== JK ==
==> flow/design.v (excerpt) <==
module CPU(clk, reset, initPC,
			  imem_addr, imem_rdata,
			  dmem_addr, dmem_wdata, dmem_we, dmem_rdata,
			  halted);
For scale: ~1200 flip-flops.
Settings: LEC_CHECK=0, ABC_AREA=0, CAP_MARGIN=20, CORE_MARGIN=2, CORE_UTILIZATION=72, CTS_CLUSTER_DIAMETER=147, CTS_CLUSTER_SIZE=99, PLACE_DENSITY=0.43, SETUP_SLACK_MARGIN=-0.25, SLEW_MARGIN=20, TNS_END_PERCENT=20; clock period 5.64 ns.
run.sh (not shown) runs the stock make flow with config.mk's settings and CLKGATE_MAP_FILE=.
Status: JK FAILED at global routing (5_1_grt) (tool error)
Here is what was changed in the inputs of MS compared with JK.
Settings: removing TNS_END_PERCENT (formerly 20); changing CTS_CLUSTER_SIZE from 99 to 44; removing CTS_CLUSTER_DIAMETER (formerly 147); changing CORE_UTILIZATION from 72 to 70; removing SETUP_SLACK_MARGIN (formerly -0.25); removing ABC_AREA (formerly 0); removing PLACE_DENSITY (formerly 0.43); changing the clock period (ns, I/O delays scaled along) from 5.64 to 6.25.
==> comparison <==
MS did not finish: a tool error stopped it during global routing (5_1_grt).
Number of distinct library cell variants in the gate-level netlist after synthesis: JK vs MS, no meaningful difference
Compared with JK, MS shows a initial core utilization that is 2.3 points lower.
The run showing the greater placeable core area is MS.
Re H-tree level count: JK was lower than MS.
| vertical extent of the die | lower: JK |
The number of cells in Yosys stat on JK is in line with that on MS.
Per the comparison of MS with JK, area of placed instances lower; die area higher.
From MS to JK, post-synthesis chip area from yosys did not move at all.
Reported for JK and MS, gate count after technology mapping turned out identical to the last digit.
Input changes introduced in AL (baseline for comparison: MS):
Settings: CORE_UTILIZATION changed from 70 to 40; CTS_CLUSTER_SIZE removed (was 44); the clock period (ns, I/O delays scaled along) changed from 6.25 to 9.05.
[summary]
Number of enable flip-flop cells came out exactly the same in MS and AL.
AL | stages: all done | timing, DRC, antenna: all pass
Reported for MS and AL, sequential fraction of the synthesis area turned out identical to the last digit.
MS → AL: simple logic cell fraction of the synthesized area essentially unchanged; post-placement setup slack increased 1.59 ns; cell resize tally after clock tree synthesis decreased 66; die area increased 70000 sq um.
Deepest level of the CTS H-tree in AL is 1 higher than in MS
Of MS and AL, the run reporting the lower height of the die was MS.
Inputs modified between AL and TR:
Settings: putting MAX_ROUTING_LAYER at met4 where nothing was set; swapping 20 for 15 in CAP_MARGIN; putting TNS_END_PERCENT at 75 where nothing was set; putting ABC_AREA at 1 where nothing was set; swapping 40 for 25 in CORE_UTILIZATION; putting HOLD_SLACK_MARGIN at -0.06 where nothing was set; putting CORE_ASPECT_RATIO at 0.51 where nothing was set; swapping 9.05 for 15.2 in the clock period (ns, I/O delays scaled along).
--- outcome ---
Any difference in footprint of the flip-flops and latches between TR and AL is small enough to ignore. Comparing TR and AL, the higher portion of netlist area occupied by mux cells was measured on AL. Summary of TR over AL: worst setup slack picked up an extra 3.38 ns; routed wire length picked up an extra 31%. TR against AL: synthesized-area fraction occupied by xor and xnor cells lower; power down about 12%. TR vs. AL: instance tally after logic synthesis went up by 2989. Compared with AL, TR shows a higher number of gates on the worst path with buffers counted. Going from AL to TR, area share of buffers outside the clock network moved down, chip area went up.

---

build 49:
CPU again, from the RTL that the note above started with.
clock: 3.9 ns
lec_check: 0
cap_margin: 35
cell_pad_in_sites_global_placement: 0
core_aspect_ratio: 0.83
core_margin: 2
core_utilization: 72
cts_cluster_diameter: 225
place_density: 0.41
setup_slack_margin: 1.04
slew_margin: 20
Build 49 | ERROR | global routing
For build 72, these inputs were changed with respect to build 49:
- swapping 35 for 20 in CAP_MARGIN
- clearing CORE_ASPECT_RATIO, which used to be 0.83
- clearing PLACE_DENSITY, which used to be 0.41
- clearing CTS_CLUSTER_DIAMETER, which used to be 225
- swapping 72 for 40 in CORE_UTILIZATION
- clearing SETUP_SLACK_MARGIN, which used to be 1.04
- clearing CELL_PAD_IN_SITES_GLOBAL_PLACEMENT, which used to be 0
- swapping 3.9 for 10.0 in the clock period (ns, I/O delays scaled along)
==> comparison <==
NOTE: minimum setup slack after placement in build 72 exceeds that of build 49. Compared with build 49, in build 72 die size +79%; HPWL after detailed placement -24%; post-cts gate resize count -387; distinct cell type count after synthesis ~0 delta. Build 72 has completed all stages; timing, DRC and antenna checks passed. Between build 49 and build 72, the flow reports area inside the core boundary increasing by more than half. From build 49 to build 72 the numbers moved as follows: number of instances in the placed design increased by 138 relative to the old numbers, share of the core filled by cells before placement -32 points, number of standard cells after synthesis level.
> inputs changed (build 72 -> build 95)
- CORE_ASPECT_RATIO now 0.69, previously not set
- CELL_PAD_IN_SITES_GLOBAL_PLACEMENT now 0, previously not set
- CORE_UTILIZATION now 70, was 40
- CTS_CLUSTER_DIAMETER now 28, previously not set
- SETUP_SLACK_MARGIN now 1.47, previously not set
- the clock period (ns, I/O delays scaled along) now 6.07, was 10.0
- Build 95 never completed, since it errored out during global routing.
- Build 95 vs build 72: cell total after placement down by a few percent
- Build 95 vs. build 72: mux cell area share after synthesis flat, count of instances resized after the clock tree is built went up by 306, CTS buffer count increased 50.
- Die size, build 72 and build 95: larger value in build 72
- Build 95 vs build 72: placeable core region down
Power is estimated from default activity; no workload was simulated.
